== harbor ==
Design execution_unit, start of the top module:
module execution_unit (
input logic clk,
input logic rst_b,
input logic req,
input logic [2:0] req_id,
input logic req_type,
input logic [63:0] req_data1,
input logic [63:0] req_data2,
output logic fifo_full,
output logic rsp,
output logic [2:0] rsp_id,
output logic [63:0] rsp_data );
Size: ~10000 cells after synthesis, roughly 0.11 mm2 of cells after synthesis.
clock: 4.18 ns
lec_check: 0
abc_area: 0
cap_margin: 20
core_aspect_ratio: 0.71
core_margin: 2
core_utilization: 72
cts_cluster_size: 37
gpl_routability_driven: 1
max_routing_layer: met4
place_density_lb_addon: 0.03
slew_margin: 20
tns_end_percent: 55
run.sh (not shown) runs the stock make flow with config.mk's settings and CLKGATE_MAP_FILE=.
Every stage of harbor finished as expected; the final checks, on the other hand, flagged negative setup slack, which means the layout fails.
Inputs modified between harbor and juniper:
==> flow/config.mk <==
export PLATFORM = sky130hd
export DESIGN_NAME = execution_unit
export DESIGN_NICKNAME = execution_unit
export VERILOG_FILES = /design/flow/design.v
export SDC_FILE = /design/flow/constraint.sdc
export NUM_CORES = 4
export LEC_CHECK = 0
export ABC_AREA = 0
export CAP_MARGIN = 20
export CORE_MARGIN = 2
export CORE_UTILIZATION = 72
export CTS_CLUSTER_SIZE = 37
export GPL_ROUTABILITY_DRIVEN = 1
export MAX_ROUTING_LAYER = met4
export PLACE_DENSITY_LB_ADDON = 0.01
export SETUP_SLACK_MARGIN = 2.07
export SLEW_MARGIN = 20
export TNS_END_PERCENT = 55
==> flow/constraint.sdc <==
create_clock -name core_clock -period 7.27 [get_ports {clk}]
set_input_delay 1.4540 -clock core_clock [delete_from_list [all_inputs] [get_ports {clk}]]
set_output_delay 1.4540 -clock core_clock [all_outputs]
set_load 0.01 [all_outputs]
Notes after the runs:
- juniper ran in full, but the layout does not pass; the checks complain about negative setup slack.
- Total length of routed met3 wires ended up 8.8% lower on juniper than on harbor.
- Relative to harbor, minimum period implied by the final worst setup slack has gone down in juniper.
- Number of hold-slack violations in the final timing report: juniper vs harbor identical
- Share of the clock period used by the worst path: harbor and juniper compared, higher one is harbor
- Compared juniper against harbor; sequential fraction of total cell area within noise.
- In juniper, the clock latency on the worst-skew pair came out 0.02 ns below the value in harbor.
- Side by side, post-CTS setup repair buffer count turned out lower in juniper than in harbor.
Setup changes, juniper to cedar
==> flow/config.mk <==
export PLATFORM = sky130hd
export DESIGN_NAME = execution_unit
export DESIGN_NICKNAME = execution_unit
export VERILOG_FILES = /design/flow/design.v
export SDC_FILE = /design/flow/constraint.sdc
export NUM_CORES = 4
export LEC_CHECK = 0
export ABC_AREA = 1
export CAP_MARGIN = 5
export CELL_PAD_IN_SITES_DETAIL_PLACEMENT = 2
export CELL_PAD_IN_SITES_GLOBAL_PLACEMENT = 3
export CORE_MARGIN = 2
export CORE_UTILIZATION = 61
export CTS_CLUSTER_SIZE = 37
export GPL_ROUTABILITY_DRIVEN = 0
export MAX_ROUTING_LAYER = met4
export MIN_ROUTING_LAYER = met2
export SLEW_MARGIN = 20
export TNS_END_PERCENT = 55
### Flow results
Status(cedar) = ERROR, stage = global placement without I/O. Of cedar and juniper, the run reporting the higher total nets after synthesis was cedar. Against juniper, core outline area in cedar rose by more than 10%. Area after synthesis (cedar vs. juniper) increases by a few percent. cedar vs juniper: fraction of the mapped netlist area in simple logic gates up in cedar. cedar — average footprint of a synthesized cell 20% lower, juniper as reference. In the metrics for cedar and juniper, the one carrying the lower parity-gate share of the synthesized area counting xor and xnor cells is cedar. Relative to juniper, number of instances in the synthesized netlist increased by about 30% in cedar. cedar vs. juniper: chip footprint picked up an extra about 22%; die boundary width picked up an extra 42 um; count of instantiated cells in the yosys netlist picked up an extra 30%; area fraction in mux cells lost 4.1 points.
